==> flow/design.v <==
module  CONV(
	input				clk,
	input				rst_n,
	input 				mode,
	input       		in_valid,
	output reg			out_valid,
	output 		[13:0] 	AWADDR,
	output		 [7:0] 	AWLEN,
	output 				AWVALID,
	input 				AWREADY,
	output reg  [31:0]	WDATA,
	output 				WVALID,
	input 				WREADY,
	output 		[13:0] 	ARADDR,
	output 		 [7:0] 	ARLEN,
	output 				ARVALID,
	input 				ARREADY,
	input		[31:0] 	RDATA,
	input 				RVALID,
	output reg			RREADY
);
localparam WEIGHT1 	= 20'hABC2E;
localparam WEIGHT2 	= 20'hB52E2;
localparam WEIGHT3 	= 20'hAF5C4;
localparam WEIGHT4 	= 20'hE5518;
localparam WEIGHT5 	= 20'h71650;
localparam WEIGHT6 	= 20'hA938B;
localparam WEIGHT7 	= 20'h5251F;
localparam WEIGHT8 	= 20'h7DFC0;
localparam WEIGHT9 	= 20'hEB885;
localparam BIAS 	= 16'h1310;
localparam IDLE 	= 4'd0;
localparam CONV_K1 	= 4'd1;
localparam CONV_K2 	= 4'd2;
localparam CONV_K3 	= 4'd3;
localparam CONV_K4 	= 4'd4;
localparam CONV_K5 	= 4'd5;
localparam CONV_K6 	= 4'd6;
localparam CONV_K7 	= 4'd7;
localparam CONV_K8 	= 4'd8;
localparam CONV_K9 	= 4'd9;
localparam RELU 	= 4'd10;
localparam MUL 		= 4'd11;
localparam READ 	= 4'd12;
localparam WRITE_L0 = 4'd13;
localparam POOL 	= 4'd14;
localparam WRITE_L1 = 4'd15;
reg  		 [3:0] 	state_r, state_w, state_tmp;
reg  		 [5:0]	cnt_x, cnt_y;
reg					mode_;
wire 			 	is_up, is_down, is_left, is_right;
wire 				skip_mul;
wire 		[11:0] 	P1, P2, P3, P4, P5, P6, P7, P8, P9;
wire 		[15:0]  data_in;
wire 		[19:0] 	weight;
reg  signed	[35:0] 	product;
reg 				mul_fin;
reg  signed [36:0]	conv_result;
wire 		[31:0]	relu_result;
reg 		[31:0] 	max_pool_result;
wire 				update_mp_result;
assign is_up 	= (cnt_y == 6'd0  || (cnt_y == 6'd1  && mode_));
assign is_down 	= (cnt_y == 6'd63 || (cnt_y == 6'd62 && mode_));
assign is_left 	= (cnt_x == 6'd0  || (cnt_x == 6'd1  && mode_));
assign is_right = (cnt_x == 6'd63 || (cnt_x == 6'd62 && mode_));
assign skip_mul   = (state_tmp == CONV_K1 && (is_up || is_left)) 	||
					(state_tmp == CONV_K2 && (is_up))				||
					(state_tmp == CONV_K3 && (is_up || is_right)) 	||
					(state_tmp == CONV_K4 && (is_left))				||
					(state_tmp == CONV_K6 && (is_right)) 			||
					(state_tmp == CONV_K7 && (is_down || is_left)) 	||
					(state_tmp == CONV_K8 && (is_down)) 			||
					(state_tmp == CONV_K9 && (is_down || is_right));
assign P1 = (mode_ == 1'b0) ? {cnt_y, cnt_x} - 7'd65 : {cnt_y, cnt_x} - 8'd130;
assign P2 = (mode_ == 1'b0) ? {cnt_y, cnt_x} - 7'd64 : {cnt_y, cnt_x} - 8'd128;
assign P3 = (mode_ == 1'b0) ? {cnt_y, cnt_x} - 6'd63 : {cnt_y, cnt_x} - 7'd126;
assign P4 = (mode_ == 1'b0) ? {cnt_y, cnt_x} - 1'd1  : {cnt_y, cnt_x} - 2'd2  ;
assign P5 = (mode_ == 1'b0) ? {cnt_y, cnt_x}		 : {cnt_y, cnt_x}         ;
assign P6 = (mode_ == 1'b0) ? {cnt_y, cnt_x} + 1'd1	 : {cnt_y, cnt_x} + 2'd2  ;
assign P7 = (mode_ == 1'b0) ? {cnt_y, cnt_x} + 6'd63 : {cnt_y, cnt_x} + 7'd126;
assign P8 = (mode_ == 1'b0) ? {cnt_y, cnt_x} + 7'd64 : {cnt_y, cnt_x} + 8'd128;
assign P9 = (mode_ == 1'b0) ? {cnt_y, cnt_x} + 7'd65 : {cnt_y, cnt_x} + 8'd130;
assign data_in = RDATA[31:16];
assign weight = (state_tmp == CONV_K1) ? WEIGHT1 :
				(state_tmp == CONV_K2) ? WEIGHT2 :
				(state_tmp == CONV_K3) ? WEIGHT3 :
				(state_tmp == CONV_K4) ? WEIGHT4 :
				(state_tmp == CONV_K5) ? WEIGHT5 :
				(state_tmp == CONV_K6) ? WEIGHT6 :
				(state_tmp == CONV_K7) ? WEIGHT7 :
				(state_tmp == CONV_K8) ? WEIGHT8 :
				(state_tmp == CONV_K9) ? WEIGHT9 : 20'd0;
assign ARADDR = (state_tmp == CONV_K1) ? P1 :
				(state_tmp == CONV_K2) ? P2 :
				(state_tmp == CONV_K3) ? P3 :
				(state_tmp == CONV_K4) ? P4 :
				(state_tmp == CONV_K5) ? P5 :
				(state_tmp == CONV_K6) ? P6 :
				(state_tmp == CONV_K7) ? P7 :
				(state_tmp == CONV_K8) ? P8 :
				(state_tmp == CONV_K9) ? P9 : 14'd0;
assign ARLEN = 8'd0;
assign ARVALID = (state_r == READ) && (~skip_mul) && (state_tmp != RELU);
assign AWADDR = (state_r == POOL) ? {4'b1000, cnt_y[5:1], cnt_x[5:1]} : {1'b1, cnt_y, cnt_x};
assign AWLEN = 8'd0;
assign AWVALID = (state_r == RELU || state_r == POOL);
assign WVALID = (state_r == WRITE_L0 || state_r == WRITE_L1);
assign relu_result = (conv_result[36]) ? 32'd0 : conv_result[31:0];
assign update_mp_result = ((WDATA > max_pool_result) && WVALID);
always @(*) begin
	case(state_r)
		IDLE: 		state_w = (in_valid) ? READ : IDLE;
		READ: 		state_w = (ARREADY && ~skip_mul) ? state_tmp : READ;
		CONV_K1: 	state_w = (skip_mul) ? READ : ((RVALID) ? MUL : CONV_K1); 
		CONV_K2: 	state_w = (skip_mul) ? READ : ((RVALID) ? MUL : CONV_K2);
		CONV_K3: 	state_w = (skip_mul) ? READ : ((RVALID) ? MUL : CONV_K3);
		CONV_K4: 	state_w = (skip_mul) ? READ : ((RVALID) ? MUL : CONV_K4);
		CONV_K5: 	state_w = (skip_mul) ? READ : ((RVALID) ? MUL : CONV_K5);
		CONV_K6: 	state_w = (skip_mul) ? READ : ((RVALID) ? MUL : CONV_K6);
		CONV_K7: 	state_w = (skip_mul) ? READ : ((RVALID) ? MUL : CONV_K7);
		CONV_K8: 	state_w = (skip_mul) ? READ : ((RVALID) ? MUL : CONV_K8);
		CONV_K9: 	state_w = (skip_mul) ? RELU : ((RVALID) ? MUL : CONV_K9);
		MUL: 		state_w = (state_tmp == CONV_K9) ? RELU : READ;
		RELU: 		state_w = (AWREADY) ? WRITE_L0 : RELU;
		WRITE_L0: 	state_w = (WREADY) ? ((cnt_x[0] && cnt_y[0]) ? POOL : READ) : WRITE_L0;
		POOL: 		state_w = (AWREADY) ? WRITE_L1 : POOL;
		WRITE_L1: 	state_w = (WREADY) ? ((cnt_x[5:1] == 5'd31 && cnt_y[5:1] == 5'd31) ? IDLE : READ) : WRITE_L1;
	endcase
end
always @(posedge clk or negedge rst_n) begin
	if (!rst_n)	state_r <= IDLE;
	else 		state_r <= state_w;
end
always @(posedge clk or negedge rst_n) begin
	if (!rst_n)								state_tmp <= CONV_K1;
	else if (state_r == RELU)				state_tmp <= CONV_K1;
	else if (state_r == MUL) 				state_tmp <= state_tmp + 4'd1;
	else if (state_r == READ && skip_mul) 	state_tmp <= state_tmp + 4'd1;
end
always @(posedge clk or negedge rst_n) begin
	if (!rst_n)	begin
		cnt_x <= 6'd0;
		cnt_y <= 6'd0;
	end
	else if (state_r == WRITE_L0 && WREADY) begin
		cnt_x <= {cnt_x[5:1], cnt_x[0] + 1'd1};
		cnt_y <= (cnt_x[0]) ? {cnt_y[5:1], cnt_y[0] + 1'd1} : cnt_y;
	end
	else if (state_r == WRITE_L1 && WREADY) begin
		cnt_x <= {cnt_x[5:1] + 5'd1, cnt_x[0]};
		cnt_y <= (cnt_x[5:1] == 5'd31) ? {cnt_y[5:1] + 1'd1, cnt_y[0]} : cnt_y;
	end
end
always @(posedge clk or negedge rst_n) begin
	if (!rst_n)			RREADY <= 1'b0;
	else if (ARVALID)	RREADY <= 1'b1;
	else if (RVALID) 	RREADY <= 1'b0;
end
always @(posedge clk or negedge rst_n) begin
	if (!rst_n)					product <= 36'd0;
	else if (state_w == MUL)	product <= $signed(data_in) * $signed(weight);
end
always @(posedge clk or negedge rst_n) begin
	if (!rst_n)					mul_fin <= 1'b0;
	else if (state_w == MUL) 	mul_fin <= 1'b1;
	else 						mul_fin <= 1'b0;
end
always @(posedge clk or negedge rst_n) begin
	if (!rst_n)					conv_result <= BIAS;
	else if (WVALID && WREADY) 	conv_result <= BIAS;
	else if (mul_fin) 			conv_result <= conv_result + product;
end
always @(posedge clk or negedge rst_n) begin
	if (!rst_n)								max_pool_result <= 32'd0;
	else if (state_r == WRITE_L1 && WREADY) max_pool_result <= 32'd0;
	else if (update_mp_result) 				max_pool_result <= WDATA;
end
always @(posedge clk or negedge rst_n) begin
	if (!rst_n)						WDATA <= 32'd0;
	else if (state_w == WRITE_L0)	WDATA <= relu_result;
	else if (state_w == WRITE_L1)	WDATA <= max_pool_result;
	else 							WDATA <= WDATA;
end
always @(posedge clk or negedge rst_n) begin
	if (!rst_n)							out_valid <= 1'b0;
	else if (WREADY && state_w == IDLE) out_valid <= 1'b1;
	else 								out_valid <= 1'b0;
end
always @(posedge clk or negedge rst_n) begin
	if (!rst_n)			mode_ <= 1'b0;
	else if (in_valid) 	mode_ <= mode;
	else 				mode_ <= mode_;
end
endmodule
==> flow/config.mk <==
export PLATFORM = sky130hd
export DESIGN_NAME = CONV
export DESIGN_NICKNAME = CONV
export VERILOG_FILES = /design/flow/design.v
export SDC_FILE = /design/flow/constraint.sdc
export NUM_CORES = 4
export LEC_CHECK = 0
export ABC_AREA = 1
export CAP_MARGIN = 15
export CELL_PAD_IN_SITES_DETAIL_PLACEMENT = 1
export CORE_ASPECT_RATIO = 0.52
export CORE_MARGIN = 2
export CORE_UTILIZATION = 26
export CTS_CLUSTER_DIAMETER = 335
export GPL_ROUTABILITY_DRIVEN = 1
export MAX_ROUTING_LAYER = met4
export MIN_ROUTING_LAYER = met1
export PLACE_DENSITY_LB_ADDON = 0.15
export SLEW_MARGIN = 35
==> flow/constraint.sdc <==
create_clock -name core_clock -period 12.4 [get_ports {clk}]
set_input_delay 2.4800 -clock core_clock [delete_from_list [all_inputs] [get_ports {clk}]]
set_output_delay 2.4800 -clock core_clock [all_outputs]
set_load 0.01 [all_outputs]
run.sh (not shown) runs the stock make flow with config.mk's settings and CLKGATE_MAP_FILE=.
Rerun with:
==> flow/config.mk (replaced) <==
export PLATFORM = sky130hd
export DESIGN_NAME = CONV
export DESIGN_NICKNAME = CONV
export VERILOG_FILES = /design/flow/design.v
export SDC_FILE = /design/flow/constraint.sdc
export NUM_CORES = 4
export LEC_CHECK = 0
export ABC_AREA = 1
export CAP_MARGIN = 20
export CELL_PAD_IN_SITES_DETAIL_PLACEMENT = 0
export CORE_MARGIN = 2
export CORE_UTILIZATION = 68
export CTS_CLUSTER_DIAMETER = 355
export CTS_CLUSTER_SIZE = 99
export GPL_ROUTABILITY_DRIVEN = 1
export PLACE_DENSITY_LB_ADDON = 0.29
export SLEW_MARGIN = 20
export TNS_END_PERCENT = 15
Outcome: Die area decreases by 61%; cell area is lower by about 4.3%; area after synthesis is unchanged; setup slack is better by 0.67 ns; clock skew is lower by 0.011 ns; wire length came out lower by 22%; count of clock-buffer cells in the layout goes down by 9; global-route usage grows by 20 points; fmax goes up by about 7%.
Rerun with:
--- a/flow/config.mk
+++ b/flow/config.mk
@@ -6,13 +6,13 @@
 export NUM_CORES = 4
 export LEC_CHECK = 0
-export ABC_AREA = 1
+export ABC_AREA = 0
 export CAP_MARGIN = 20
 export CELL_PAD_IN_SITES_DETAIL_PLACEMENT = 0
 export CORE_MARGIN = 2
-export CORE_UTILIZATION = 68
+export CORE_UTILIZATION = 45
 export CTS_CLUSTER_DIAMETER = 355
 export CTS_CLUSTER_SIZE = 99
 export GPL_ROUTABILITY_DRIVEN = 1
-export PLACE_DENSITY_LB_ADDON = 0.29
+export PLACE_DENSITY_LB_ADDON = 0.27
 export SLEW_MARGIN = 20
 export TNS_END_PERCENT = 15
What happened: The new run finished with timing, DRC and antenna clean. Design area is lower by 1.3%. Worst setup slack loses 0.24 ns.
Rerun with:
==> flow/config.mk (replaced) <==
export PLATFORM = sky130hd
export DESIGN_NAME = CONV
export DESIGN_NICKNAME = CONV
export VERILOG_FILES = /design/flow/design.v
export SDC_FILE = /design/flow/constraint.sdc
export NUM_CORES = 4
export LEC_CHECK = 0
export ABC_AREA = 0
export CAP_MARGIN = 20
export CELL_PAD_IN_SITES_DETAIL_PLACEMENT = 2
export CORE_MARGIN = 2
export CORE_UTILIZATION = 26
export CTS_CLUSTER_DIAMETER = 99
export GPL_ROUTABILITY_DRIVEN = 1
export PLACE_DENSITY_LB_ADDON = 0.27
export SLEW_MARGIN = 20
After rerunning: Final area goes up by 2.8%. Register-to-register slack got worse by 0.77 ns. Via count rose by about 3.5%. Clock skew is about the same. Clock-buffer cell count went up by 3. First-iteration DRC count goes down by 34%. Utilization shrinks by 20 points. Global-route usage goes down by 6.7 points.
